[flow/run.sh]
#!/bin/bash
# the make line also repeats each setting of config.mk as NAME=value (left out here)
make -C /OpenROAD-flow-scripts/flow DESIGN_CONFIG=/design/flow/config.mk WORK_HOME=/design/flow/orfs CLKGATE_MAP_FILE= finish
[flow/design.v]
`timescale 1ns / 1ps
module IntFilterBlock 
#(	
	parameter OutDataWidth = 18
)
(
	input Clk_i,
	input Rst_i,
	input [OutDataWidth-1:0] Data_i,
	input DataNd_i,
	output [OutDataWidth-1:0] Data_o,
	output DataValid_o
);
	reg [OutDataWidth-1:0] outAcc;
	reg outVal;
	assign Data_o = outAcc;
	assign DataValid_o = outVal;
	always @(posedge Clk_i or posedge Rst_i) begin
		if (Rst_i) begin
			outAcc <= {OutDataWidth{1'b0}};
			outVal <= 1'b0;
		end else begin
			if (DataNd_i) begin
				outAcc <= outAcc+Data_i;
				outVal <= 1'b1;
			end else begin
				outAcc <= {OutDataWidth{1'b0}};
				outVal <= 1'b0;
			end 
		end
	end
endmodule
`timescale 1ns / 1ps
module DecimBlock
#(	
	parameter OutDataWidth = 18,
	parameter DecimCntWidth = 7
)
(
	input Clk_i,
	input Rst_i,
	input [2:0]	DecimFactor_i,
	input [OutDataWidth-1:0] Data_i,
	input DataVal_i,
	output [OutDataWidth-1:0] Data_o,
	output DataVal_o
);
	reg [DecimCntWidth-1:0] decimCnt;
	reg [2:0] decimFactor;
	assign Data_o = Data_i;
	assign DataVal_o = DataVal_i? (decimCnt == 0):1'b0;
	always	@(posedge Clk_i or posedge Rst_i)	begin
		if	(Rst_i) begin
			decimFactor <= 3'd1;
		end else begin
			if (DecimFactor_i <= 3'd1)	begin
				decimFactor <= 3'd1;
			end else begin
				decimFactor <= DecimFactor_i;
			end
		end
	end
	always @(posedge Clk_i or posedge Rst_i) begin
		if (Rst_i) begin
			decimCnt <= {DecimCntWidth{1'b0}};
		end else begin
			if (DataVal_i) begin
				if (decimCnt == decimFactor-1) begin
					decimCnt <= {DecimCntWidth{1'b0}};
				end else begin
					decimCnt <= decimCnt+7'd1;
				end
			end else begin
				decimCnt <= {DecimCntWidth{1'b0}};
			end
		end
	end
endmodule
`timescale 1ns / 1ps
module CombFilterBlock 
#(
	parameter	M=4,
	parameter	OutDataWidth	=	18
)
(
	input Clk_i,
	input Rst_i,
	input [OutDataWidth-1:0] Data_i,
	input DataNd_i,
	output [OutDataWidth-1:0] Data_o,
	output DataValid_o
);
	reg signed	[OutDataWidth-1:0] sumResult;
	reg	dataValid;
	reg	signed	[OutDataWidth-1:0] delData [M-1:0];
	assign Data_o = sumResult;
	assign DataValid_o = dataValid;
	genvar i;
	generate 
		for (i=0; i<M; i=i+1) begin: DelayGen
			always @(posedge Clk_i or posedge Rst_i) begin
				if (Rst_i) begin
					delData [i] <= {OutDataWidth{1'b0}};
				end else if (DataNd_i) begin
					if (i==0) begin
						delData [i] <= Data_i;
					end	else	begin
						delData [i] <= delData[i-1];
					end
				end
			end
		end
	endgenerate 
	always @(posedge Clk_i or posedge Rst_i) begin
		if (Rst_i) begin
			sumResult <= {OutDataWidth{1'b0}};
			dataValid <= 1'b0;
		end else begin
			if (DataNd_i) begin
				sumResult <= Data_i-delData[M-1];
				dataValid <= 1'b1;
			end else begin
				dataValid <= 1'b0;
			end
		end
	end
endmodule
`timescale 1ns / 1ps
module CicFilter
#(
	parameter N = 4,	 
	parameter M = 1,	 
	parameter InDataWidth	=	14,
	parameter OutDataWidth	=	32,
	parameter DecimCntWidth	=	7
)
(
	input Clk_i,
	input Rst_i,
	input [2:0]	DecimFactor_i,
	input [InDataWidth-1:0] Data_i,
	input DataNd_i,
	output [OutDataWidth-1:0] Data_o,
	output DataValid_o
);
	localparam	ExtendBitNum	=	OutDataWidth-InDataWidth;
	wire	[OutDataWidth-1:0]	adcExtData	=	{{ExtendBitNum{Data_i[InDataWidth-1]}},Data_i};
	wire	[OutDataWidth-1:0]	inData	[N-1:0];
	wire	[OutDataWidth-1:0]	intFilteredData	[N-1:0];
	wire	intFilteredDataValid	[N-1:0];
	wire	intDataVal	[N-1:0];
	wire	[OutDataWidth-1:0]	decimIntData;
	wire	decimIntDataValid;
	wire	[OutDataWidth-1:0]	combFilteredData	[N-1:0];
	wire	[OutDataWidth-1:0]	combInData	[N-1:0];
	wire	combDataVal	[N-1:0];
	wire	combFilteredDataVal	[N-1:0];
	assign	Data_o	=	combFilteredData[N-1];
	assign	DataValid_o	=	combFilteredDataVal[N-1];
genvar i,j;
generate 
	for (i=0; i<N; i=i+1)	begin: IntFilterGen
		assign	inData	[i]		=	(i==0)?adcExtData:intFilteredData[i-1];
		assign	intDataVal[i]	=	(i==0)?DataNd_i:intFilteredDataValid[i-1];
		IntFilterBlock 
		#(	
			.OutDataWidth	(OutDataWidth)
		)
		IntFilterBlock
		(
			.Clk_i			(Clk_i),
			.Rst_i			(Rst_i),
			.Data_i			(inData[i]),
			.DataNd_i		(intDataVal[i]),
			.Data_o			(intFilteredData[i]),
			.DataValid_o	(intFilteredDataValid[i])
		);
	end	
	DecimBlock
	#(	
		.OutDataWidth	(OutDataWidth),
		.DecimCntWidth	(DecimCntWidth)
	)
	DecimBlock
	(
		.Clk_i			(Clk_i),
		.Rst_i			(Rst_i),
		.DecimFactor_i	(DecimFactor_i),
		.Data_i			(intFilteredData[N-1]),
		.DataVal_i		(intFilteredDataValid[N-1]),
		.Data_o			(decimIntData),
		.DataVal_o		(decimIntDataValid)
	);
	for (j=0; j<N; j=j+1)	begin: CombFilterGen
		assign	combInData	[j]	=	(j==0)?decimIntData:combFilteredData[j-1];
		assign	combDataVal	[j]	=	(j==0)?decimIntDataValid:combFilteredDataVal[j-1];
		CombFilterBlock 
		#(	
			.M(M),
			.OutDataWidth	(OutDataWidth)
		)
		CombFilterBlock
		(
			.Clk_i			(Clk_i),
			.Rst_i			(Rst_i),
			.Data_i			(combInData[j]),
			.DataNd_i		(combDataVal[j]),
			.Data_o			(combFilteredData[j]),
			.DataValid_o	(combFilteredDataVal[j])
		);
	end
endgenerate
endmodule
[flow/config.mk]
export PLATFORM = sky130hd
export DESIGN_NAME = CicFilter
export DESIGN_NICKNAME = CicFilter
export VERILOG_FILES = /design/flow/design.v
export SDC_FILE = /design/flow/constraint.sdc
export NUM_CORES = 4
export LEC_CHECK = 0
export CAP_MARGIN = 20
export CORE_MARGIN = 2
export CORE_UTILIZATION = 72
export CTS_CLUSTER_SIZE = 22
export SETUP_SLACK_MARGIN = 0.3
export SLEW_MARGIN = 20
[flow/constraint.sdc]
create_clock -name core_clock -period 2.98 [get_ports {Clk_i}]
set_input_delay 0.5960 -clock core_clock [delete_from_list [all_inputs] [get_ports {Clk_i}]]
set_output_delay 0.5960 -clock core_clock [all_outputs]
set_load 0.01 [all_outputs]
==> results.toml, run 1 <==
# generated from flow reports
[status]
failing_step = "global routing"
status = "did not finish"
error = "[ERROR GRT-0232] Routing congestion too high. Check the congestion heatmap in the GUI."

[die]
dieArea_sq_um = 38580
core_area_sq_um = 36520
die_x_microns = 196.4
rows = 70
initCoreUtil_pct = 72.99
die-height_microns = 196.4
ios = 53

[logic_synthesis]
synthTopLogicFamily = "AND-OR/OR-AND gates"
ys_async_sr_fraction_pct = 100.0
yosysWarningCount = 5
ys_sh_mux_pct = 3.548
compound_area_share_pct = 21.13
ys_area_sq_um = 26660
common_cells = "401 x dfrtp_1, 304 x nand2_1, 259 x o21ai_0"
yosysTopAreaCell = "dfrtp_1"
synth_flops = 402
ys_seq_share_pct = 37.74
simple_gate_area_share_pct = 14.96
top_cell = "dfrtp_1"
yosysUniqueCellTypes = 73
syn_avg_cell_area_sq_um = 9.021
ys_cells = 2955
adder_share_pct = 12.38
ys.flop_type = "dfrtp_1"
synthesis.nets = 3234
synth_area_sq_um = 26660
synthCells = 2955
top_cell_area_share_pct = 37.64
synthXorXnorAreaFrac_pct = 6.012
synthTopCellsByArea = "dfrtp_1 38%, ha_1 12%, o21ai_0 4.9%, nand2_1 4.3%, a21o_1 4.2%"
synth-edff-count = 0

[placement]
placed_area_sq_um = 28750
pre_cts_slack_ps = -648.3
place.gp.congestion = 0.9389
post-dp-hpwl_microns = 48190
portBuffers = 52

[clock_tree]
root_buffer = "clkbuf_16"
clockBufferDepth = 3
cts_buffers = 44
htree_levels = 2
cts-hold-fix-buffers = 0
clock_sink_count = 402

[grt]
grt_use_total_pct = 74.83
grt-ovfl-total = 58
-- timing repair --
action                                  CTS
resized                                 229
cloned                                    0
pin swaps                               120
setup buffers                            62
endpoints found under the setup margin  108
-- per-layer routing --
metal / GRT overflow / global-route usage, %
met5: 0 / 18.14
met4: 25 / 75.14
met3: 2 / 57.00
met2: 30 / 93.47
met1: 1 / 75.45
-- metrics by stage --
stage | instances | util (%)
4_1_cts | 3686 | 86.86
3_5_place_dp | 3544 | 78.73
3_3_place_gp | 3544 | 78.73
2_1_floorplan | 2955 | -
==> run 2, diff against run 1 <==
- CTS_CLUSTER_SIZE: 22 -> default
- PLACE_DENSITY: default -> 0.35
- SETUP_SLACK_MARGIN: 0.3 -> 0.85
- clock period: 2.98 -> 2.92 ns (I/O delays scaled with it)
==> results.toml, run 2 <==
# generated from flow reports
[status]
status = "did not finish"
failing_step = "global routing"
error = "[ERROR GRT-0232] Routing congestion too high. Check the congestion heatmap in the GUI."

[die]
die-height_microns = 196.4
initCoreUtil_pct = 72.99
core_area_sq_um = 36520
dieArea_sq_um = 38580
die_x_microns = 196.4
ios = 53
rows = 70

[grt]
grt_use_total_pct = 86.77
grt-ovfl-total = 532

[logic_synthesis]
synthCells = 2955
synthTopCellsByArea = "dfrtp_1 38%, ha_1 12%, o21ai_0 4.9%, nand2_1 4.3%, a21o_1 4.2%"
ys_cells = 2955
yosysTopAreaCell = "dfrtp_1"
yosysWarningCount = 5
synth_flops = 402
ys_async_sr_fraction_pct = 100.0
synth-edff-count = 0
common_cells = "401 x dfrtp_1, 304 x nand2_1, 259 x o21ai_0"
synthesis.nets = 3234
simple_gate_area_share_pct = 14.96
synthXorXnorAreaFrac_pct = 6.012
top_cell_area_share_pct = 37.64
syn_avg_cell_area_sq_um = 9.021
synth_area_sq_um = 26660
ys_area_sq_um = 26660
synthTopLogicFamily = "AND-OR/OR-AND gates"
ys_sh_mux_pct = 3.548
top_cell = "dfrtp_1"
yosysUniqueCellTypes = 73
compound_area_share_pct = 21.13
ys_seq_share_pct = 37.74
ys.flop_type = "dfrtp_1"
adder_share_pct = 12.38

[placement]
post-dp-hpwl_microns = 49810
placed_area_sq_um = 29360
pre_cts_slack_ps = -383.0
portBuffers = 52
place.gp.congestion = 0.9491

[clock_tree]
clock_sink_count = 402
cts_buffers = 45
root_buffer = "clkbuf_16"
htree_levels = 2
clockBufferDepth = 3
cts-hold-fix-buffers = 0
## run 2: metal layers
metal  overflow  global-route usage [%]
met1         10                   85.03
met2        321                   101.4
met3         15                   72.91
met4        181                   95.03
met5          5                   30.14
## run 2: timing repair
action | CTS
endpoints found under the hold margin | 0
resized | 251
pin swaps | 188
endpoints found under the setup margin | 250
setup buffers | 128
## run 2: stage by stage
stage	instances	TNS (ps)	util [%]
detailed placement	3494	-2822	80.40
CTS	3701	0	90.50
floorplan	2955	-1235430	-
global placement	3494	-1887	80.40
==> run 3, diff against run 2 <==
- CAP_MARGIN: 20 -> 40
- CORE_UTILIZATION: 72 -> 66
- CTS_CLUSTER_SIZE: default -> 15
- PLACE_DENSITY: 0.35 -> default
- SETUP_SLACK_MARGIN: 0.85 -> default
- clock period: 2.92 -> 2.75 ns (I/O delays scaled with it)
==> results.toml, run 3 <==
# generated from flow reports
[logic_synthesis]
synthesis.nets = 3234
synthCells = 2955
top_cell = "dfrtp_1"
yosysWarningCount = 5
adder_share_pct = 12.38
syn_avg_cell_area_sq_um = 9.021
synthXorXnorAreaFrac_pct = 6.012
yosysUniqueCellTypes = 73
ys_sh_mux_pct = 3.548
synth_area_sq_um = 26660
yosysTopAreaCell = "dfrtp_1"
synthTopLogicFamily = "AND-OR/OR-AND gates"
top_cell_area_share_pct = 37.64
ys_area_sq_um = 26660
ys_seq_share_pct = 37.74
synthTopCellsByArea = "dfrtp_1 38%, ha_1 12%, o21ai_0 4.9%, nand2_1 4.3%, a21o_1 4.2%"
ys_cells = 2955
simple_gate_area_share_pct = 14.96
common_cells = "401 x dfrtp_1, 304 x nand2_1, 259 x o21ai_0"
synth_flops = 402
synth-edff-count = 0
compound_area_share_pct = 21.13
ys.flop_type = "dfrtp_1"
ys_async_sr_fraction_pct = 100.0

[run]
maxCapViolations = 0
openroad.warnings = 32

[grt]
grt-ovfl-total = 0
grt_start_max_net_pins = 96
grt_first_pass_wirelength_microns = 121400
antenna_found_initial = 2
grt_use_total_pct = 35.52
grt_pass1_vias = 24900

[final_timing]
finClkSkew_ps = 28.82
period_needed_ps = 3197
final.setup.worst_slack_ps = -447.1
worst_pin_slew_ps = 860.7
finalHoldWorstSlack_ps = 260.1
fmax_ghz = 0.3128
slew_viol_final = 0
hold_violations = 0
post-route-period-util_pct = 116.3
rsz0062_at_grt = "yes"
tns_ps = -10450
maxSlewHeadroom_pct = 42.02
finalSetupViolations = 79

[clock_tree]
htree_levels = 2
clock_latency_ps = 610
root_buffer = "clkbuf_16"
cts_tree = "yes"
clock_sink_count = 402
clockBufferDepth = 3
cts_buffers = 45
path_clk_slew_ps = 70

[critical_path]
timing.rr.end = "IntFilterGen[2].IntFilterBlock.outAcc[31]"
critPathRequiredTime_ps = 3200
cp.depth = 10
slowest_stage = "a2111oi_0"
worstPathMaxFanout = 4
critPathTopFamily = "AND-OR/OR-AND gates"
crit_start = "IntFilterGen[2].IntFilterBlock.outAcc[7]"
cp_num_buf_inv = 2
critPathCaptureType = "register"
critPathLaunchType = "register"
cp-endpoint = "IntFilterGen[2].IntFilterBlock.outAcc[31]"
crit_type = "register to register"
critical_path.most_common_cell = "buf_4"
rr_startpoint = "IntFilterGen[2].IntFilterBlock.outAcc[7]"
worstPathCellList = "buf_4 > buf_4 > ha_1 > a2111oi_0 > o21a_1 > nor4_4 > o2111a_2 > or4b_4 > a21oi_2 > nor3b_2"
r2r_cells = 10
critPathArrivalTime_ps = 3650
reg2reg_slack_ps = -450
max_stage_delay_ps = 620

[die]
initCoreUtil_pct = 66.94
rows = 73
core_area_sq_um = 39820
ios = 53
die-height_microns = 205.0
dieArea_sq_um = 42010
die_x_microns = 205.0

[placement]
portBuffers = 52
pre_cts_slack_ps = -783.1
post-dp-hpwl_microns = 50460
place.gp.congestion = 0.9204

[layout]
fin_util_pct = 85.88
area_delta_synth_final_pct = 28.30
final_net_count = 3661

[routing]
wl_per_cell_microns = 22.35
viasPerCell = 6.527
drt_pass1_iterations = 8
remaining_drc_errors = 0
drt_iter0_markers = 2483
vias = 25740
ant_nets = 0
routed_wl_microns = 88140

[status]
status = "finished with violations"
so.violations = "setup timing"

[hold_path]
hold_path_class = "input pin to asynchronous set/reset pin"
## run 3: what timing repair did
| item | 4_1_cts | 5_1_grt |
|---|---|---|
| pin swaps | 111 | 160 |
| buffers inserted | 51 | 46 |
| resized | 158 | 227 |
| setup endpoints to repair | 86 | 116 |
| hold buffers | 0 | 0 |
## run 3: area by class of cell
| cell class | count | area (sq um) |
|---|---|---|
| Antenna cell | 1 | 2.502 |
| Clock buffer | 61 | 1267 |
| Clock inverter | 21 | 345.3 |
| Fill cell | 2035 | 5622 |
| Inverter | 201 | 758.2 |
| Multi-Input combinational cell | 2253 | 17140 |
| Sequential cell | 402 | 10070 |
| Tap cell | 525 | 656.9 |
| Timing Repair Buffer | 479 | 3961 |
## run 3: layer usage
metal / track usage (%) / vias to the layer above / wire (microns) / share of wire [%]
met5: 0 / - / 21 / 0.024
met2: 65.08 / 1417 / 43890 / 50
met4: 17.37 / 2 / 6927 / 7.9
met1: 40.46 / 12450 / 31560 / 36
met3: 4.995 / 533 / 5740 / 6.5
li1: - / 11340 / - / -
## run 3: through the flow
step	area (sq um)	std cells
6_report	34200	3943
2_1_floorplan	26690	2955
4_1_cts	32800	3899
3_5_place_dp	30160	3771
5_1_grt	34200	3942
3_3_place_gp	30130	3770
==> run 4, diff against run 3 <==
- CAP_MARGIN: 40 -> 20
- CELL_PAD_IN_SITES_DETAIL_PLACEMENT: default -> 2
- CELL_PAD_IN_SITES_GLOBAL_PLACEMENT: default -> 1
- CORE_ASPECT_RATIO: default -> 0.95
- CORE_MARGIN: 2 -> 3
- CORE_UTILIZATION: 66 -> 46
- CTS_CLUSTER_DIAMETER: default -> 375
- CTS_CLUSTER_SIZE: 15 -> 22
- GPL_ROUTABILITY_DRIVEN: default -> 0
- GPL_TIMING_DRIVEN: default -> 1
- HOLD_SLACK_MARGIN: default -> 0.2
- MAX_ROUTING_LAYER: default -> met5
- MIN_ROUTING_LAYER: default -> met1
- SLEW_MARGIN: 20 -> 25
- clock period: 2.75 -> 4.0 ns (I/O delays scaled with it)
==> results.toml, run 4 <==
# generated from flow reports
[critical_path]
critPathCaptureType = "register"
max_stage_delay_ps = 430
cp_num_buf_inv = 1
critPathTopFamily = "AND-OR/OR-AND gates"
cp-endpoint = "CombFilterGen[1].CombFilterBlock.sumResult[26]"
rr_startpoint = "CombFilterGen[0].CombFilterBlock.sumResult[0]"
reg2reg_slack_ps = 290
slowest_stage = "o31a_1"
worstPathMaxFanout = 5
critPathRequiredTime_ps = 4470
r2r_cells = 12
crit_type = "register to register"
critPathLaunchType = "register"
crit_start = "CombFilterGen[0].CombFilterBlock.sumResult[0]"
worstPathCellList = "inv_1 > ha_1 > fa_1 > nand2b_1 > a21boi_0 > o21ai_0 > a22oi_1 > a211oi_1 > o31a_1 > o31ai_2 > xor2_1 > mux2_2"
cp.depth = 12
critPathArrivalTime_ps = 4180
timing.rr.end = "CombFilterGen[1].CombFilterBlock.sumResult[26]"

[final_timing]
post-route-period-util_pct = 92.70
rsz0062_at_grt = "no"
final.setup.worst_slack_ps = 292.0
fmax_ghz = 0.2697
finClkSkew_ps = 30.28
maxSlewHeadroom_pct = 35.37
worst_pin_slew_ps = 969.4
hold_violations = 0
finalHoldWorstSlack_ps = 487.1
finalSetupViolations = 0
slew_viol_final = 0
tns_ps = 0
period_needed_ps = 3708

[status]
status = "finished clean"

[die]
die-height_microns = 240.6
ios = 53
dieArea_sq_um = 60880
rows = 85
die_x_microns = 253.0
initCoreUtil_pct = 46.76
core_area_sq_um = 57000

[routing]
drt_pass1_iterations = 5
vias = 21880
viasPerCell = 5.911
remaining_drc_errors = 0
drt_iter0_markers = 955
ant_nets = 0
wl_per_cell_microns = 21.97
routed_wl_microns = 81320
diodes = 0

[clock_tree]
clock_latency_ps = 590
cts_buffers = 22
ctsResizeCount = 0
htree_levels = 1
clockBufferDepth = 3
cts-hold-fix-buffers = 0
clock_sink_count = 402
cts_post_setup_buffers_inserted = 0
path_clk_slew_ps = 100
root_buffer = "clkbuf_16"
cts_tree = "yes"

[layout]
final_net_count = 3232
fin_util_pct = 50.14
area_delta_synth_final_pct = 7.228

[logic_synthesis]
ys_sh_mux_pct = 3.548
adder_share_pct = 12.38
synth-edff-count = 0
ys_cells = 2955
yosysTopAreaCell = "dfrtp_1"
ys_seq_share_pct = 37.74
ys_async_sr_fraction_pct = 100.0
common_cells = "401 x dfrtp_1, 304 x nand2_1, 259 x o21ai_0"
ys_area_sq_um = 26660
synth_area_sq_um = 26660
top_cell_area_share_pct = 37.64
yosysUniqueCellTypes = 73
synthTopLogicFamily = "AND-OR/OR-AND gates"
synthTopCellsByArea = "dfrtp_1 38%, ha_1 12%, o21ai_0 4.9%, nand2_1 4.3%, a21o_1 4.2%"
ys.flop_type = "dfrtp_1"
synthCells = 2955
top_cell = "dfrtp_1"
synthXorXnorAreaFrac_pct = 6.012
compound_area_share_pct = 21.13
synthesis.nets = 3234
simple_gate_area_share_pct = 14.96
synth_flops = 402
yosysWarningCount = 5
syn_avg_cell_area_sq_um = 9.021

[hold_path]
holdPathStages = 1
min_from = "DecimBlock.decimCnt[0]"
hold_path_class = "register to register"
min_to = "DecimBlock.decimCnt[0]"

[grt]
grt_start_max_net_pins = 101
antenna_found_initial = 1
grt_first_pass_wirelength_microns = 133700
grt_use_total_pct = 26.85
grt-ovfl-total = 0
grt_pass1_vias = 25010

[placement]
portBuffers = 52
pre_cts_slack_ps = -118.4
post-dp-hpwl_microns = 62340

[run]
maxCapViolations = 0
openroad.warnings = 31
## run 4: layer usage
metal	vias to the layer above	global-route usage, %	wire (microns)
met3	117	2.457	1341
met1	11180	30.80	33040
met2	176	53.04	44560
met4	0	7.286	2376
li1	10410	-	-
met5	-	0	0
## run 4: final cells by class
cell class	count	area, sq um
clock buffer	33	613.1
clock inverter	1	16.27
fill	6175	28420
inverter	201	758.2
multi-input combinational	2253	15470
sequential	402	10070
tap	739	924.6
timing repair buffer	73	735.7
## run 4: per-stage QoR
| stage | cell area [sq um] | std cells |
|---|---|---|
| floorplan | 26660 | 2955 |
| global placement | 27930 | 3667 |
| detailed placement | 27930 | 3667 |
| CTS | 28560 | 3701 |
| global route | 28580 | 3702 |
| finish | 28580 | 3702 |
==> run 5, diff against run 4 <==
- CELL_PAD_IN_SITES_DETAIL_PLACEMENT: 2 -> default
- CELL_PAD_IN_SITES_GLOBAL_PLACEMENT: 1 -> default
- CORE_ASPECT_RATIO: 0.95 -> default
- CORE_MARGIN: 3 -> 2
- CORE_UTILIZATION: 46 -> 65
- CTS_CLUSTER_DIAMETER: 375 -> 208
- CTS_CLUSTER_SIZE: 22 -> default
- GPL_ROUTABILITY_DRIVEN: 0 -> default
- GPL_TIMING_DRIVEN: 1 -> default
- HOLD_SLACK_MARGIN: 0.2 -> default
- MAX_ROUTING_LAYER: met5 -> default
- MIN_ROUTING_LAYER: met1 -> default
- SLEW_MARGIN: 25 -> 20
- clock period: 4.0 -> 3.25 ns (I/O delays scaled with it)
==> results.toml, run 5 <==
# generated from flow reports
[logic_synthesis]
ys_sh_mux_pct = 3.548
yosysUniqueCellTypes = 73
simple_gate_area_share_pct = 14.96
ys_cells = 2955
yosysWarningCount = 5
synthesis.nets = 3234
synth_flops = 402
synth_area_sq_um = 26660
yosysTopAreaCell = "dfrtp_1"
synthTopLogicFamily = "AND-OR/OR-AND gates"
syn_avg_cell_area_sq_um = 9.021
synthTopCellsByArea = "dfrtp_1 38%, ha_1 12%, o21ai_0 4.9%, nand2_1 4.3%, a21o_1 4.2%"
synthCells = 2955
top_cell = "dfrtp_1"
synthXorXnorAreaFrac_pct = 6.012
ys_area_sq_um = 26660
top_cell_area_share_pct = 37.64
ys.flop_type = "dfrtp_1"
synth-edff-count = 0
ys_async_sr_fraction_pct = 100.0
adder_share_pct = 12.38
compound_area_share_pct = 21.13
common_cells = "401 x dfrtp_1, 304 x nand2_1, 259 x o21ai_0"
ys_seq_share_pct = 37.74

[final_timing]
worst_pin_slew_ps = 972.3
finClkSkew_ps = 16.24
hold_violations = 0
finalSetupViolations = 0
finalHoldWorstSlack_ps = 439.6
rsz0062_at_grt = "no"
tns_ps = 0
period_needed_ps = 3171
slew_viol_final = 0
post-route-period-util_pct = 97.58
maxSlewHeadroom_pct = 35.18
fmax_ghz = 0.3153

[placement]
post-dp-hpwl_microns = 46750
place.gp.congestion = 0.9215
placed_area_sq_um = 28140
portBuffers = 52
dpl.cell_count = 3519

[die]
ios = 53
initCoreUtil_pct = 65.59
die-height_microns = 206.5
die_x_microns = 206.5
dieArea_sq_um = 42650
core_area_sq_um = 40650
rows = 74

[grt]
grt-ovfl-total = 0
grt_use_total_pct = 29.94
grt_first_pass_wirelength_microns = 104300
grt_pass1_vias = 21670
antenna_found_initial = 0
grt_start_max_net_pins = 101

[routing]
wl_per_cell_microns = 17.52
viasPerCell = 6.068
ant_nets = 0
vias = 21860
routed_wl_microns = 63140
drt_iter0_markers = 1454
drt_pass1_iterations = 7
diodes = 0
remaining_drc_errors = 0

[critical_path]
cp_num_buf_inv = 0
slowest_stage = "o311a_1"
critPathCaptureType = "register"
worstPathCellList = "ha_1 > a21o_1 > a211oi_1 > a21oi_1 > o311a_1 > a211o_1 > a21oi_1 > o31ai_1 > xnor2_1 > o21ai_0"
critical_path.most_common_cell = "a21oi_1"
crit_start = "IntFilterGen[3].IntFilterBlock.outAcc[5]"
worstPathMaxFanout = 4
critPathRequiredTime_ps = 3690
r2r_cells = 10
critPathTopFamily = "AND-OR/OR-AND gates"
critPathArrivalTime_ps = 3610
max_stage_delay_ps = 430
cp-endpoint = "CombFilterGen[0].CombFilterBlock.sumResult[30]"
rr_startpoint = "IntFilterGen[3].IntFilterBlock.outAcc[5]"
crit_type = "register to register"
timing.rr.end = "CombFilterGen[0].CombFilterBlock.sumResult[30]"
critPathLaunchType = "register"
reg2reg_slack_ps = 80
cp.depth = 10

[layout]
fin_util_pct = 73.51
finalInstanceArea_sq_um = 29880
area_delta_synth_final_pct = 12.09
finalNonFillerCells = 3603
final_net_count = 3314

[clock_tree]
cts_tree = "yes"
cts_buffers = 45
cts-hold-fix-buffers = 0
path_clk_slew_ps = 60
root_buffer = "clkbuf_16"
clock_sink_count = 402
clock_latency_ps = 590
clockBufferDepth = 3
htree_levels = 2

[status]
status = "finished clean"

[run]
openroad.warnings = 32
maxCapViolations = 0

[hold_path]
hold_path_class = "input pin to asynchronous set/reset pin"
## run 5: what timing repair did
action | in CTS | in global routing
setup buffers | 0 | 1
pin swaps | 0 | 4
resized | 2 | 24
endpoints found under the setup margin | 4 | 32
cloned | 0 | 0
## run 5: stage by stage
stage / worst slack (ps)
after floorplan: -2813
after global placement: -337.5
after detailed placement: -329.7
after CTS: 37.31
after global routing: 1.063
final: 78.61
## run 5: layout make-up
cell class,instances,area (sq um)
clock buffers,63,1335
clock inverters,20,311.5
fillers,2966,10770
inverters,201,758.2
multi-input cells,2253,15560
flip-flops and latches,402,10060
well taps,532,665.6
repair buffers,132,1184
## run 5: per-layer routing
metal	share of wire, %	vias to the layer above	GRT usage, %
li1	-	10640	-
met1	41	10560	35.91
met2	52	509	54.67
met3	3.4	158	3.217
met4	3.6	0	12.22
met5	0	-	0
==> run 6, diff against run 5 <==
- CORE_UTILIZATION: 65 -> 66
- CTS_CLUSTER_DIAMETER: 208 -> default
- SETUP_SLACK_MARGIN: default -> -0.22
- clock period: 3.25 -> 2.38 ns (I/O delays scaled with it)
==> results.toml, run 6 <==
# generated from flow reports
[status]
status = "did not finish"
failing_step = "global routing"
error = "[ERROR GRT-0232] Routing congestion too high. Check the congestion heatmap in the GUI."

[logic_synthesis]
compound_area_share_pct = 21.13
synth_area_sq_um = 26660
ys_sh_mux_pct = 3.548
synthTopCellsByArea = "dfrtp_1 38%, ha_1 12%, o21ai_0 4.9%, nand2_1 4.3%, a21o_1 4.2%"
yosysTopAreaCell = "dfrtp_1"
synth-edff-count = 0
ys_async_sr_fraction_pct = 100.0
adder_share_pct = 12.38
simple_gate_area_share_pct = 14.96
synthTopLogicFamily = "AND-OR/OR-AND gates"
synthesis.nets = 3234
synthXorXnorAreaFrac_pct = 6.012
top_cell_area_share_pct = 37.64
ys_area_sq_um = 26660
synthCells = 2955
ys.flop_type = "dfrtp_1"
top_cell = "dfrtp_1"
ys_cells = 2955
yosysWarningCount = 5
common_cells = "401 x dfrtp_1, 304 x nand2_1, 259 x o21ai_0"
ys_seq_share_pct = 37.74
yosysUniqueCellTypes = 73
synth_flops = 402
syn_avg_cell_area_sq_um = 9.021

[clock_tree]
htree_levels = 2
root_buffer = "clkbuf_16"
clockBufferDepth = 3
cts-hold-fix-buffers = 0
clock_sink_count = 402
cts_buffers = 45

[die]
die-height_microns = 205.0
dieArea_sq_um = 42010
initCoreUtil_pct = 66.94
die_x_microns = 205.0
core_area_sq_um = 39820
ios = 53
rows = 73

[placement]
dpl.cell_count = 4023
place.gp.congestion = 0.9702
post-dp-hpwl_microns = 53600
portBuffers = 52

[grt]
grt-ovfl-total = 18
grt_use_total_pct = 76.00
[run 6: per-layer routing]
| metal | GRT overflow | global-route usage, % |
|---|---|---|
| met5 | 1 | 32.74 |
| met4 | 2 | 75.59 |
| met3 | 5 | 62.39 |
| met2 | 10 | 92.72 |
| met1 | 0 | 74.43 |
[run 6: metrics by stage]
stage	setup slack, ps	instance area [sq um]
2_1_floorplan	-3509	26720
3_3_place_gp	-930.2	32080
3_5_place_dp	-994.0	32080
4_1_cts	-587.8	35340
[run 6: timing repair]
item | in CTS
setup endpoints to repair | 134
setup buffers | 89
pin swaps | 176
resized | 286
hold endpoints to repair | 0
==> run 7, diff against run 6 <==
- CORE_UTILIZATION: 66 -> 21
- SETUP_SLACK_MARGIN: -0.22 -> default
- clock period: 2.38 -> 4.32 ns (I/O delays scaled with it)
==> results.toml, run 7 <==
# generated from flow reports
[clock_tree]
ctsResizeCount = 0
cts_post_setup_buffers_inserted = 0
clockBufferDepth = 3
cts_tree = "yes"
clock_sink_count = 402
cts_buffers = 44
clock_latency_ps = 610
root_buffer = "clkbuf_16"
path_clk_slew_ps = 60
cts-hold-fix-buffers = 0
htree_levels = 2

[final_timing]
slew_viol_final = 0
finClkSkew_ps = 32.31
period_needed_ps = 3436
finalSetupViolations = 0
maxSlewHeadroom_pct = 37.50
finalHoldWorstSlack_ps = 490.9
fmax_ghz = 0.2910
hold_violations = 0
tns_ps = 0
post-route-period-util_pct = 79.54
worst_pin_slew_ps = 937.5
rsz0062_at_grt = "no"

[critical_path]
critPathArrivalTime_ps = 3910
crit_type = "register to register"
critPathLaunchType = "register"
r2r_cells = 12
worstPathMaxFanout = 5
critPathCaptureType = "register"
crit_start = "CombFilterGen[0].CombFilterBlock.sumResult[0]"
rr_startpoint = "CombFilterGen[0].CombFilterBlock.sumResult[0]"
cp.depth = 12
worstPathCellList = "inv_1 > ha_1 > fa_1 > nand2b_1 > a21boi_0 > o21ai_0 > a22oi_1 > a211oi_1 > o31a_1 > o31ai_2 > xor2_1 > mux2_2"
reg2reg_slack_ps = 880
cp_num_buf_inv = 1
critPathTopFamily = "AND-OR/OR-AND gates"
slowest_stage = "o31a_1"
cp-endpoint = "CombFilterGen[1].CombFilterBlock.sumResult[26]"
critPathRequiredTime_ps = 4790
timing.rr.end = "CombFilterGen[1].CombFilterBlock.sumResult[26]"
max_stage_delay_ps = 420

[layout]
area_delta_synth_final_pct = 14.65
finalNonFillerCells = 4657
finalInstanceArea_sq_um = 30560
final_net_count = 3252

[logic_synthesis]
ys_seq_share_pct = 37.74
synthCells = 2955
ys_area_sq_um = 26660
yosysTopAreaCell = "dfrtp_1"
syn_avg_cell_area_sq_um = 9.021
synthTopLogicFamily = "AND-OR/OR-AND gates"
top_cell_area_share_pct = 37.64
synth_flops = 402
yosysWarningCount = 5
yosysUniqueCellTypes = 73
simple_gate_area_share_pct = 14.96
ys.flop_type = "dfrtp_1"
ys_sh_mux_pct = 3.548
compound_area_share_pct = 21.13
ys_cells = 2955
adder_share_pct = 12.38
synthesis.nets = 3234
top_cell = "dfrtp_1"
synth-edff-count = 0
synth_area_sq_um = 26660
synthTopCellsByArea = "dfrtp_1 38%, ha_1 12%, o21ai_0 4.9%, nand2_1 4.3%, a21o_1 4.2%"
synthXorXnorAreaFrac_pct = 6.012
ys_async_sr_fraction_pct = 100.0
common_cells = "401 x dfrtp_1, 304 x nand2_1, 259 x o21ai_0"

[placement]
placed_area_sq_um = 29100
portBuffers = 52
post-dp-hpwl_microns = 41760
place.gp.congestion = 0.8625
dpl.cell_count = 4577

[routing]
remaining_drc_errors = 0
drt_iter0_markers = 1236
viasPerCell = 4.335
wl_per_cell_microns = 11.99
vias = 20190
drt_pass1_iterations = 5
routed_wl_microns = 55850
ant_nets = 0
diodes = 0

[grt]
grt_pass1_vias = 19460
grt_start_max_net_pins = 101
antenna_found_initial = 0
grt-ovfl-total = 0
grt_first_pass_wirelength_microns = 96810
grt_use_total_pct = 8.609

[die]
die_x_microns = 360.3
dieArea_sq_um = 129800
ios = 53
die-height_microns = 360.3
initCoreUtil_pct = 21.20
rows = 130
core_area_sq_um = 125700

[status]
status = "finished clean"

[run]
openroad.warnings = 30
maxCapViolations = 0

[hold_path]
min_to = "CombFilterGen[3].CombFilterBlock.sumResult[0]"
min_from = "CombFilterGen[3].CombFilterBlock.sumResult[0]"
hold_path_class = "register to register"
holdPathStages = 2
[run 7: area by class of cell]
cell class	instances	area, sq um
clock buffers	57	1230
clock inverters	23	236.5
fillers	13500	95170
inverters	201	758.2
multi-input cells	2253	15470
flip-flops and latches	402	10060
well taps	1650	2064
repair buffers	71	738.2
[run 7: per-stage QoR]
step	worst slack, ps	util [%]
floorplan	-1957	-
global placement	434.1	23.14
detailed placement	375.8	23.14
CTS	837.4	24.31
global route	570.6	24.31
finish	883.9	24.31
[run 7: layer usage]
| layer | global-route usage (%) | share of wire, % | up-vias |
|---|---|---|---|
| met3 | 1.347 | 3.0 | 69 |
| met1 | 12.89 | 54 | 9331 |
| met5 | 0 | 0 | - |
| li1 | - | - | 10540 |
| met4 | 2.167 | 1.9 | 0 |
| met2 | 12.73 | 41 | 244 |
==> run 8, diff against run 7 <==
- ABC_AREA: default -> 1
- CORE_UTILIZATION: 21 -> 72
- CTS_CLUSTER_DIAMETER: default -> 237
- CTS_CLUSTER_SIZE: default -> 99
- SETUP_SLACK_MARGIN: default -> 0.55
- TNS_END_PERCENT: default -> 10
- clock period: 4.32 -> 1.87 ns (I/O delays scaled with it)
==> results.toml, run 8 <==
# generated from flow reports
[status]
status = "did not finish"
failing_step = "global routing"
error = "[ERROR GRT-0232] Routing congestion too high. Check the congestion heatmap in the GUI."

[logic_synthesis]
synthTopLogicFamily = "simple AND/OR/NAND/NOR gates"
synthesis.nets = 5332
synthTopCellsByArea = "dfrtp_1 31%, nand2_1 21%, inv_1 11%, ha_1 9.8%, nor2_1 4.7%"
common_cells = "1832 x nand2_1, 934 x inv_1, 401 x dfrtp_1, 401 x nor2_1, 278 x a21oi_1"
synth_flops = 402
ys_seq_share_pct = 31.34
synthCells = 5053
synth_area_sq_um = 32100
yosysUniqueCellTypes = 40
yosysTopAreaCell = "dfrtp_1"
top_cell_area_share_pct = 31.26
compound_area_share_pct = 9.731
syn_avg_cell_area_sq_um = 6.354
simple_gate_area_share_pct = 34.72
yosysWarningCount = 5
ys_sh_mux_pct = 0
adder_share_pct = 10.28
synthXorXnorAreaFrac_pct = 1.937
synth-edff-count = 0
ys_area_sq_um = 32100
ys_cells = 5053
ys_async_sr_fraction_pct = 100.0
ys.flop_type = "dfrtp_1"
top_cell = "nand2_1"

[grt]
grt_use_total_pct = 90.00
grt-ovfl-total = 543

[clock_tree]
htree_levels = 1
clock_sink_count = 402
cts_buffers = 8
cts-hold-fix-buffers = 0
root_buffer = "clkbuf_16"
clockBufferDepth = 3

[placement]
dpl.cell_count = 5908
post-dp-hpwl_microns = 70480
place.gp.congestion = 0.9751
portBuffers = 52

[die]
dieArea_sq_um = 46290
core_area_sq_um = 44120
die_x_microns = 215.2
die-height_microns = 215.2
ios = 53
rows = 77
initCoreUtil_pct = 72.76
-- run 8: stage by stage --
stage | setup TNS (ps) | util [%] | cell area (sq um) | hold WS, ps | setup WS [ps]
2_1_floorplan | -1573110 | - | 32110 | 348.7 | -3917
3_3_place_gp | -15330 | 80.08 | 35340 | 462.2 | -514.3
3_5_place_dp | -22260 | 80.08 | 35340 | 469.0 | -556.3
4_1_cts | -1563 | 85.83 | 37870 | 165.0 | -70.52
-- run 8: layer usage --
layer	overflow	track usage (%)
met5	10	59.79
met4	193	92.02
met3	60	82.07
met2	254	99.30
met1	26	89.06
-- run 8: timing repair --
action | 4_1_cts
resized | 526
pin swaps | 130
setup endpoints to repair | 322
setup buffers | 36
==> run 9, diff against run 8 <==
- CAP_MARGIN: 20 -> 35
- CELL_PAD_IN_SITES_DETAIL_PLACEMENT: default -> 0
- CORE_ASPECT_RATIO: default -> 1.09
- CORE_UTILIZATION: 72 -> 71
- CTS_CLUSTER_DIAMETER: 237 -> 325
- CTS_CLUSTER_SIZE: 99 -> 15
- GPL_ROUTABILITY_DRIVEN: default -> 1
- MAX_ROUTING_LAYER: default -> met5
- MIN_ROUTING_LAYER: default -> met1
- PLACE_DENSITY_LB_ADDON: default -> 0.09
- SETUP_SLACK_MARGIN: 0.55 -> -0.07
- TNS_END_PERCENT: 10 -> 25
- clock period: 1.87 -> 3.0 ns (I/O delays scaled with it)
==> results.toml, run 9 <==
# generated from flow reports
[layout]
regArea_sq_um = 10060
fill_cells = 3688
area_delta_synth_final_pct = 6.746
finalInstanceArea_sq_um = 34270
final-comb-area_sq_um = 18200
final_net_count = 5382

[status]
status = "finished clean"

[logic_synthesis]
yosysWarningCount = 5
ys.flop_type = "dfrtp_1"
adder_share_pct = 10.28
synthXorXnorAreaFrac_pct = 1.937
top_cell_area_share_pct = 31.26
top_cell = "nand2_1"
synth_area_sq_um = 32100
ys_cells = 5053
syn_avg_cell_area_sq_um = 6.354
synth-edff-count = 0
ys_area_sq_um = 32100
common_cells = "1832 x nand2_1, 934 x inv_1, 401 x dfrtp_1, 401 x nor2_1, 278 x a21oi_1"
synthCells = 5053
yosysUniqueCellTypes = 40
ys_async_sr_fraction_pct = 100.0
ys_sh_mux_pct = 0
simple_gate_area_share_pct = 34.72
ys_seq_share_pct = 31.34
synth_flops = 402
synthTopCellsByArea = "dfrtp_1 31%, nand2_1 21%, inv_1 11%, ha_1 9.8%, nor2_1 4.7%"
yosysTopAreaCell = "dfrtp_1"
synthesis.nets = 5332
synthTopLogicFamily = "simple AND/OR/NAND/NOR gates"
compound_area_share_pct = 9.731

[critical_path]
timing.rr.end = "CombFilterGen[3].CombFilterBlock.sumResult[28]"
critical_path.most_common_cell = "nand3_1"
reg2reg_slack_ps = 670
critPathCaptureType = "register"
cp.depth = 13
crit_start = "CombFilterGen[2].CombFilterBlock.sumResult[0]"
cp-endpoint = "CombFilterGen[3].CombFilterBlock.sumResult[28]"
critPathArrivalTime_ps = 2810
rr_startpoint = "CombFilterGen[2].CombFilterBlock.sumResult[0]"
critPathRequiredTime_ps = 3480
worstPathMaxFanout = 4
r2r_cells = 13
critPathLaunchType = "register"
max_stage_delay_ps = 410
critPathTopFamily = "simple AND/OR/NAND/NOR gates"
crit_type = "register to register"
worstPathCellList = "inv_1 > ha_1 > fa_1 > inv_1 > nand3_1 > nand3_1 > nand3_1 > nand3_1 > nand2_1 > nand2_1 > nand2_1 > nand3_1 > nand2_1"
cp_num_buf_inv = 2
slowest_stage = "fa_1"

[final_timing]
fmax_ghz = 0.4298
post-route-period-util_pct = 77.55
period_needed_ps = 2327
maxSlewHeadroom_pct = 51.19
rsz0062_at_grt = "no"
final.setup.worst_slack_ps = 673.4
worst_pin_slew_ps = 732.1
hold_violations = 0
finalHoldWorstSlack_ps = 374.0
slew_viol_final = 0
finalSetupViolations = 0
finClkSkew_ps = 31.06

[die]
die_x_microns = 207.7
initCoreUtil_pct = 71.67
rows = 81
dieArea_sq_um = 46940
die-height_microns = 226.0
ios = 53
core_area_sq_um = 44800

[routing]
vias = 30640
wl_per_cell_microns = 14.47
ant_nets = 0
routed_wl_microns = 82410
drt_pass1_iterations = 8
remaining_drc_errors = 0
drt_iter0_markers = 2722
diodes = 0
viasPerCell = 5.380

[clock_tree]
cts-hold-fix-buffers = 0
cts_buffers = 30
clock_latency_ps = 620
root_buffer = "clkbuf_16"
htree_levels = 1
ctsResizeCount = 0
clock_sink_count = 402
cts_tree = "yes"
cts_post_setup_buffers_inserted = 0
path_clk_slew_ps = 80
clockBufferDepth = 3

[grt]
grt_start_max_net_pins = 82
grt_first_pass_wirelength_microns = 135500
grt_use_total_pct = 34.99
grt-ovfl-total = 0
antenna_found_initial = 0
grt_pass1_vias = 28430

[placement]
placed_area_sq_um = 33440
place.gp.congestion = 0.9763
portBuffers = 52
pre_cts_slack_ps = 335.8
post-dp-hpwl_microns = 65620

[run]
openroad.warnings = 28
maxCapViolations = 0

[hold_path]
hold_path_class = "input pin to asynchronous set/reset pin"
==> run 9: per-layer routing <==
metal	up-vias	global-route usage, %	wire length, microns
met4	0	12.90	3105
met5	-	0	0
met2	946	61.90	39730
met3	206	2.976	4434
met1	13810	44.95	35150
li1	15680	-	-
==> run 9: layout make-up <==
class | instances | share of cell area, %
well taps | 581 | 2.121
clock inverters | 2 | 0.06207
repair buffers | 87 | 2.673
flip-flops and latches | 402 | 29.37
clock buffers | 42 | 2.322
multi-input cells | 3637 | 53.09
inverters | 945 | 10.36
==> run 9: per-stage QoR <==
step	setup TNS [ps]	cells	utilization, %
after floorplan	-1209710	5053	-
after global placement	0	5651	74.65
after detailed placement	0	5651	74.65
after CTS	0	5695	76.47
after global routing	0	5696	76.50
final	0	5696	76.50
==> run 10, diff against run 9 <==
- ABC_AREA: 1 -> default
- CELL_PAD_IN_SITES_DETAIL_PLACEMENT: 0 -> default
- CORE_ASPECT_RATIO: 1.09 -> default
- CORE_UTILIZATION: 71 -> 66
- CTS_CLUSTER_DIAMETER: 325 -> default
- CTS_CLUSTER_SIZE: 15 -> 21
- GPL_ROUTABILITY_DRIVEN: 1 -> default
- MAX_ROUTING_LAYER: met5 -> default
- MIN_ROUTING_LAYER: met1 -> default
- PLACE_DENSITY_LB_ADDON: 0.09 -> default
- SETUP_SLACK_MARGIN: -0.07 -> 0.73
- TNS_END_PERCENT: 25 -> default
- clock period: 3.0 -> 2.98 ns (I/O delays scaled with it)
==> results.toml, run 10 <==
# generated from flow reports
[critical_path]
timing.rr.end = "IntFilterGen[1].IntFilterBlock.outAcc[21]"
critPathRequiredTime_ps = 3500
critPathArrivalTime_ps = 4270
crit_start = "IntFilterGen[0].IntFilterBlock.outAcc[3]"
crit_type = "register to register"
worstPathMaxFanout = 3
reg2reg_slack_ps = -770
cp.depth = 9
cp_num_buf_inv = 0
cp-endpoint = "IntFilterGen[1].IntFilterBlock.outAcc[21]"
rr_startpoint = "IntFilterGen[0].IntFilterBlock.outAcc[3]"
critPathCaptureType = "register"
max_stage_delay_ps = 830
worstPathCellList = "ha_1 > a21oi_1 > o211ai_1 > a221oi_2 > o2111ai_2 > a21oi_2 > o21bai_1 > xor2_1 > and2_1"
r2r_cells = 9
slowest_stage = "a21oi_1"
critPathTopFamily = "AND-OR/OR-AND gates"
critPathLaunchType = "register"

[grt]
grt_use_total_pct = 38.12
grt_start_max_net_pins = 132
antenna_found_initial = 5
grt_first_pass_wirelength_microns = 128600
grt_pass1_vias = 25130
grt-ovfl-total = 0

[final_timing]
final.setup.worst_slack_ps = -769.4
finalHoldWorstSlack_ps = 460.6
finalSetupViolations = 51
maxSlewHeadroom_pct = 11.72
finClkSkew_ps = 53.62
post-route-period-util_pct = 125.8
period_needed_ps = 3749
rsz0062_at_grt = "yes"
worst_pin_slew_ps = 1310
hold_violations = 0
slew_viol_final = 0
fmax_ghz = 0.2667

[placement]
portBuffers = 52
post-dp-hpwl_microns = 49040
place.gp.congestion = 0.9249
placed_area_sq_um = 29140

[die]
die_x_microns = 205.0
core_area_sq_um = 39820
initCoreUtil_pct = 66.94
dieArea_sq_um = 42010
die-height_microns = 205.0
ios = 53
rows = 73

[logic_synthesis]
ys.flop_type = "dfrtp_1"
simple_gate_area_share_pct = 14.96
yosysTopAreaCell = "dfrtp_1"
syn_avg_cell_area_sq_um = 9.021
synthCells = 2955
yosysUniqueCellTypes = 73
adder_share_pct = 12.38
synth_area_sq_um = 26660
top_cell_area_share_pct = 37.64
yosysWarningCount = 5
synthesis.nets = 3234
ys_seq_share_pct = 37.74
synth-edff-count = 0
synthTopCellsByArea = "dfrtp_1 38%, ha_1 12%, o21ai_0 4.9%, nand2_1 4.3%, a21o_1 4.2%"
ys_async_sr_fraction_pct = 100.0
synth_flops = 402
ys_cells = 2955
ys_area_sq_um = 26660
ys_sh_mux_pct = 3.548
synthTopLogicFamily = "AND-OR/OR-AND gates"
common_cells = "401 x dfrtp_1, 304 x nand2_1, 259 x o21ai_0"
compound_area_share_pct = 21.13
synthXorXnorAreaFrac_pct = 6.012
top_cell = "dfrtp_1"

[layout]
finalInstanceArea_sq_um = 34930
regArea_sq_um = 10090
final_net_count = 3535
fill_cells = 1667
final-comb-area_sq_um = 18660
area_delta_synth_final_pct = 31.03

[clock_tree]
clock_sink_count = 402
path_clk_slew_ps = 70
clock_latency_ps = 660
root_buffer = "clkbuf_16"
cts_buffers = 46
cts-hold-fix-buffers = 0
cts_tree = "yes"
clockBufferDepth = 3
htree_levels = 2

[run]
openroad.warnings = 37
maxCapViolations = 0

[routing]
vias = 27530
viasPerCell = 7.209
remaining_drc_errors = 0
ant_nets = 0
wl_per_cell_microns = 27.63
drt_iter0_markers = 3808
drt_pass1_iterations = 8
routed_wl_microns = 105500

[status]
so.violations = "setup timing"
status = "finished with violations"

[hold_path]
hold_path_class = "input pin to asynchronous set/reset pin"
-- run 10: through the flow --
step / util [%] / setup slack (ps) / setup TNS (ps) / cells
5_1_grt: 87.70 / -819.4 / -12500 / 3817
3_5_place_dp: 73.17 / -337.2 / -2907 / 3534
3_3_place_gp: 73.13 / -338.6 / -2069 / 3533
4_1_cts: 82.31 / 170.1 / 0 / 3723
6_report: 87.72 / -769.4 / -10310 / 3819
2_1_floorplan: - / -3029 / -1216140 / 2955
-- run 10: metal layers --
layer | GRT usage [%] | share of wire [%]
met3 | 5.663 | 11
met1 | 42.96 | 33
met2 | 67.82 | 46
met4 | 23.59 | 11
met5 | 0 | 0.022
-- run 10: final cells by class --
| cell class | instances | area share, % |
|---|---|---|
| repair buffers | 352 | 8.991 |
| clock inverters | 17 | 0.6591 |
| diodes | 2 | 0.01433 |
| well taps | 525 | 1.881 |
| multi-input cells | 2253 | 53.42 |
| clock buffers | 67 | 3.990 |
| inverters | 201 | 2.171 |
| flip-flops and latches | 402 | 28.87 |
-- run 10: repair_timing --
item / in CTS / in global routing
buffers inserted: 105 / 91
pin swaps: 174 / 199
resized: 243 / 294
endpoints found under the setup margin: 166 / 232
cloned: 0 / 0
==> run 11, diff against run 10 <==
- CAP_MARGIN: 35 -> 5
- CORE_UTILIZATION: 66 -> 72
- CTS_CLUSTER_DIAMETER: default -> 26
- CTS_CLUSTER_SIZE: 21 -> 37
- PLACE_DENSITY: default -> 0.66
- SETUP_SLACK_MARGIN: 0.73 -> 0.81
- TNS_END_PERCENT: default -> 5
- clock period: 2.98 -> 3.23 ns (I/O delays scaled with it)
==> results.toml, run 11 <==
# generated from flow reports
[logic_synthesis]
synthesis.nets = 3234
ys_async_sr_fraction_pct = 100.0
synthTopCellsByArea = "dfrtp_1 38%, ha_1 12%, o21ai_0 4.9%, nand2_1 4.3%, a21o_1 4.2%"
ys_seq_share_pct = 37.74
yosysTopAreaCell = "dfrtp_1"
simple_gate_area_share_pct = 14.96
top_cell = "dfrtp_1"
synthCells = 2955
ys.flop_type = "dfrtp_1"
common_cells = "401 x dfrtp_1, 304 x nand2_1, 259 x o21ai_0"
compound_area_share_pct = 21.13
synth_area_sq_um = 26660
ys_sh_mux_pct = 3.548
synth-edff-count = 0
synthTopLogicFamily = "AND-OR/OR-AND gates"
yosysWarningCount = 5
synth_flops = 402
synthXorXnorAreaFrac_pct = 6.012
ys_cells = 2955
adder_share_pct = 12.38
yosysUniqueCellTypes = 73
top_cell_area_share_pct = 37.64
syn_avg_cell_area_sq_um = 9.021
ys_area_sq_um = 26660

[die]
die-height_microns = 196.4
ios = 53
core_area_sq_um = 36520
dieArea_sq_um = 38580
rows = 70
die_x_microns = 196.4
initCoreUtil_pct = 72.99

[clock_tree]
cts-hold-fix-buffers = 0
cts_buffers = 101
clockBufferDepth = 3
root_buffer = "clkbuf_16"
clock_sink_count = 402
htree_levels = 3

[status]
status = "did not finish"
failing_step = "global routing"

[placement]
place.gp.congestion = 0.9662
portBuffers = 52
post-dp-hpwl_microns = 47130
## run 11: through the flow
| stage | setup WS, ps | std cells | instance area [sq um] |
|---|---|---|---|
| 2_1_floorplan | -2829 | 2955 | 26660 |
| 3_3_place_gp | -354.4 | 3457 | 28100 |
| 3_5_place_dp | -525.4 | 3457 | 28100 |
| 4_1_cts | 337.1 | 3673 | 32470 |
## run 11: timing repair
| action | CTS |
|---|---|
| setup buffers | 33 |
| endpoints found under the hold margin | 0 |
| resized | 159 |
| pin swaps | 56 |
| setup endpoints to repair | 167 |
==> run 12, diff against run 11 <==
- ABC_AREA: default -> 1
- CAP_MARGIN: 5 -> 20
- CELL_PAD_IN_SITES_GLOBAL_PLACEMENT: default -> 1
- CORE_MARGIN: 2 -> 4
- CORE_UTILIZATION: 72 -> 40
- CTS_CLUSTER_DIAMETER: 26 -> 53
- CTS_CLUSTER_SIZE: 37 -> default
- GPL_ROUTABILITY_DRIVEN: default -> 0
- MIN_ROUTING_LAYER: default -> met1
- PLACE_DENSITY: 0.66 -> default
- SETUP_SLACK_MARGIN: 0.81 -> default
- SLEW_MARGIN: 20 -> 30
- TNS_END_PERCENT: 5 -> 25
- clock period: 3.23 -> 6.45 ns (I/O delays scaled with it)
==> results.toml, run 12 <==
# generated from flow reports
[logic_synthesis]
top_cell_area_share_pct = 31.26
synthesis.nets = 5332
syn_avg_cell_area_sq_um = 6.354
simple_gate_area_share_pct = 34.72
ys.flop_type = "dfrtp_1"
ys_async_sr_fraction_pct = 100.0
ys_seq_share_pct = 31.34
yosysTopAreaCell = "dfrtp_1"
yosysWarningCount = 5
ys_sh_mux_pct = 0
yosysUniqueCellTypes = 40
synth_area_sq_um = 32100
synthCells = 5053
synthTopCellsByArea = "dfrtp_1 31%, nand2_1 21%, inv_1 11%, ha_1 9.8%, nor2_1 4.7%"
adder_share_pct = 10.28
synth-edff-count = 0
synth_flops = 402
synthXorXnorAreaFrac_pct = 1.937
synthTopLogicFamily = "simple AND/OR/NAND/NOR gates"
top_cell = "nand2_1"
compound_area_share_pct = 9.731
ys_area_sq_um = 32100
ys_cells = 5053
common_cells = "1832 x nand2_1, 934 x inv_1, 401 x dfrtp_1, 401 x nor2_1, 278 x a21oi_1"

[critical_path]
slowest_stage = "clkdlybuf4s50_1"
max_stage_delay_ps = 860
critPathTopFamily = "buffers and inverters"
critPathArrivalTime_ps = 3750
worstPathCellList = "clkdlybuf4s50_1 > ha_1 > nand2_1 > nor2_1 > nand2_1 > nor2_1 > nand2_1 > a21oi_1 > nor2_1"
timing.rr.end = "CombFilterGen[0].CombFilterBlock.sumResult[21]"
critPathCaptureType = "register"
reg2reg_slack_ps = 3900
cp_num_buf_inv = 1
cp.depth = 9
crit_start = "Data_i[13]"
crit_type = "input pin to register"
rr_startpoint = "DecimBlock.decimCnt[0]"
cp-endpoint = "IntFilterGen[0].IntFilterBlock.outAcc[25]"
critPathLaunchType = "input pin"
r2r_cells = 10
worstPathMaxFanout = 19
critPathRequiredTime_ps = 6960

[clock_tree]
ctsResizeCount = 0
clockBufferDepth = 3
cts-hold-fix-buffers = 0
clock_latency_ps = 630
root_buffer = "clkbuf_16"
cts_buffers = 60
clock_sink_count = 402
htree_levels = 2
cts_tree = "yes"
cts_post_setup_buffers_inserted = 0
path_clk_slew_ps = 50

[placement]
portBuffers = 52
post-dp-hpwl_microns = 75170
dpl.cell_count = 6106

[final_timing]
post-route-period-util_pct = 50.27
worst_pin_slew_ps = 848.9
finalSetupViolations = 0
slew_viol_final = 0
rsz0062_at_grt = "no"
period_needed_ps = 3242
maxSlewHeadroom_pct = 43.23
finClkSkew_ps = 31.48
hold_violations = 0
tns_ps = 0
fmax_ghz = 0.3084

[routing]
diodes = 0
viasPerCell = 4.707
drt_pass1_iterations = 7
routed_wl_microns = 92060
ant_nets = 0
remaining_drc_errors = 0
wl_per_cell_microns = 14.81
vias = 29270
drt_iter0_markers = 1550

[hold_path]
hold_path_class = "register to register"
min_to = "CombFilterGen[3].CombFilterBlock.sumResult[29]"
holdPathStages = 2
min_from = "CombFilterGen[3].CombFilterBlock.sumResult[29]"

[layout]
fin_util_pct = 45.17
final_net_count = 5397
area_delta_synth_final_pct = 11.52
finalNonFillerCells = 6218

[grt]
grt_start_max_net_pins = 124
grt_pass1_vias = 28470
grt_use_total_pct = 21.63
grt_first_pass_wirelength_microns = 150900
antenna_found_initial = 0
grt-ovfl-total = 0

[die]
ios = 53
rows = 103
die-height_microns = 291.3
initCoreUtil_pct = 40.51
dieArea_sq_um = 84860
die_x_microns = 291.3
core_area_sq_um = 79260

[status]
status = "finished clean"

[run]
maxCapViolations = 0
openroad.warnings = 32
## run 12: area by class of cell
cell class	instances	area [sq um]
flip-flops and latches	402	10060
clock inverters	32	329.1
fillers	8669	43450
inverters	945	3551
multi-input cells	3637	18200
well taps	1050	1314
repair buffers	72	683.2
clock buffers	80	1668
## run 12: layer usage
| layer | up-vias | GRT usage (%) | routed length [microns] |
|---|---|---|---|
| li1 | 15750 | - | - |
| met1 | 13070 | 29.79 | 44640 |
| met2 | 363 | 37.18 | 43100 |
| met3 | 82 | 2.152 | 2746 |
| met4 | 0 | 4.058 | 1572 |
| met5 | - | 0 | 0 |
## run 12: metrics by stage
step	hold slack [ps]	setup slack, ps	cell area [sq um]
floorplan	348.7	-252.9	32110
global placement	465.7	2623	33810
detailed placement	465.7	2578	33810
CTS	481.4	3270	35800
global route	511.6	2995	35800
finish	477.8	3208	35800
==> run 13, diff against run 12 <==
- CELL_PAD_IN_SITES_GLOBAL_PLACEMENT: 1 -> default
- CORE_MARGIN: 4 -> 2
- CORE_UTILIZATION: 40 -> 64
- CTS_CLUSTER_DIAMETER: 53 -> default
- GPL_ROUTABILITY_DRIVEN: 0 -> default
- MIN_ROUTING_LAYER: met1 -> default
- SLEW_MARGIN: 30 -> 20
- TNS_END_PERCENT: 25 -> 10
- clock period: 6.45 -> 1.87 ns (I/O delays scaled with it)
==> results.toml, run 13 <==
# generated from flow reports
[final_timing]
fmax_ghz = 0.4965
hold_violations = 0
finalSetupViolations = 86
tns_ps = -4163
final.setup.worst_slack_ps = -144.2
rsz0062_at_grt = "yes"
slew_viol_final = 0
post-route-period-util_pct = 107.7
finClkSkew_ps = 26.63
period_needed_ps = 2014
maxSlewHeadroom_pct = 61.57
worst_pin_slew_ps = 576.5

[layout]
fill_cells = 3627
final-comb-area_sq_um = 20590
area_delta_synth_final_pct = 24.25
final_net_count = 5697
regArea_sq_um = 10080
finalInstanceArea_sq_um = 39890
finalNonFillerCells = 6127

[clock_tree]
cts-hold-fix-buffers = 0
clock_latency_ps = 610
cts_buffers = 46
clock_sink_count = 402
htree_levels = 2
path_clk_slew_ps = 70
clockBufferDepth = 3
root_buffer = "clkbuf_16"
cts_tree = "yes"

[logic_synthesis]
top_cell = "nand2_1"
ys_cells = 5053
synthesis.nets = 5332
top_cell_area_share_pct = 31.26
synthTopCellsByArea = "dfrtp_1 31%, nand2_1 21%, inv_1 11%, ha_1 9.8%, nor2_1 4.7%"
synthCells = 5053
compound_area_share_pct = 9.731
ys_area_sq_um = 32100
synth_area_sq_um = 32100
yosysUniqueCellTypes = 40
synthXorXnorAreaFrac_pct = 1.937
ys_async_sr_fraction_pct = 100.0
common_cells = "1832 x nand2_1, 934 x inv_1, 401 x dfrtp_1, 401 x nor2_1, 278 x a21oi_1"
adder_share_pct = 10.28
simple_gate_area_share_pct = 34.72
ys_sh_mux_pct = 0
ys.flop_type = "dfrtp_1"
synth-edff-count = 0
synth_flops = 402
synthTopLogicFamily = "simple AND/OR/NAND/NOR gates"
ys_seq_share_pct = 31.34
yosysWarningCount = 5
syn_avg_cell_area_sq_um = 6.354
yosysTopAreaCell = "dfrtp_1"

[status]
status = "finished with violations"
so.violations = "setup timing"

[critical_path]
r2r_cells = 13
critPathArrivalTime_ps = 2510
critPathRequiredTime_ps = 2370
critPathCaptureType = "register"
reg2reg_slack_ps = -140
slowest_stage = "dfrtp_1"
worstPathCellList = "ha_4 > fa_2 > inv_2 > buf_4 > nand2_2 > nand3_2 > nand2_2 > nand2_4 > nand2_2 > nand2_1 > nand2_1 > nand3_2 > nand2_1"
crit_type = "register to register"
cp-endpoint = "CombFilterGen[0].CombFilterBlock.sumResult[30]"
cp.depth = 13
timing.rr.end = "CombFilterGen[0].CombFilterBlock.sumResult[30]"
rr_startpoint = "CombFilterGen[0].CombFilterBlock.delData[0][0]"
critPathTopFamily = "simple AND/OR/NAND/NOR gates"
critPathLaunchType = "register"
cp_num_buf_inv = 2
max_stage_delay_ps = 450
crit_start = "CombFilterGen[0].CombFilterBlock.delData[0][0]"
worstPathMaxFanout = 3

[run]
maxCapViolations = 0
openroad.warnings = 32

[grt]
grt_pass1_vias = 30540
grt_first_pass_wirelength_microns = 146800
antenna_found_initial = 0
grt_start_max_net_pins = 80
grt-ovfl-total = 0
grt_use_total_pct = 33.95

[die]
rows = 82
dieArea_sq_um = 51970
initCoreUtil_pct = 64.39
core_area_sq_um = 49860
die_x_microns = 228.0
ios = 53
die-height_microns = 228.0

[placement]
place.gp.congestion = 0.9697
placed_area_sq_um = 35680
pre_cts_slack_ps = -529.0
portBuffers = 52
post-dp-hpwl_microns = 68110
dpl.cell_count = 6017

[routing]
routed_wl_microns = 96240
remaining_drc_errors = 0
vias = 33050
drt_pass1_iterations = 8
diodes = 0
drt_iter0_markers = 2822
wl_per_cell_microns = 15.71
viasPerCell = 5.394
ant_nets = 0

[hold_path]
hold_path_class = "input pin to asynchronous set/reset pin"
[run 13: what timing repair did]
item,4_1_cts,5_1_grt
pin swaps,26,73
resized,162,384
setup endpoints to repair,149,196
buffers inserted,6,19
[run 13: layout make-up]
class	instances	area share, %
multi-input combinational	3637	51.61
clock inverter	29	0.8594
timing repair buffer	386	8.089
sequential	402	25.27
tap	672	2.108
inverter	945	8.902
clock buffer	56	3.159
[run 13: layer usage]
metal	part of all wire, %	track usage [%]	vias up
met5	0	0	-
li1	-	-	16320
met2	48	57.97	1174
met3	5.8	4.113	299
met4	4.1	11.83	0
met1	42	44.69	15260
[run 13: stage by stage]
stage | hold WS (ps) | utilization [%]
after floorplan | 348.7 | -
after global placement | 466.0 | 71.55
after detailed placement | 473.6 | 71.55
after CTS | 216.5 | 76.04
after global routing | 247.6 | 80.00
final | 225.9 | 80.00
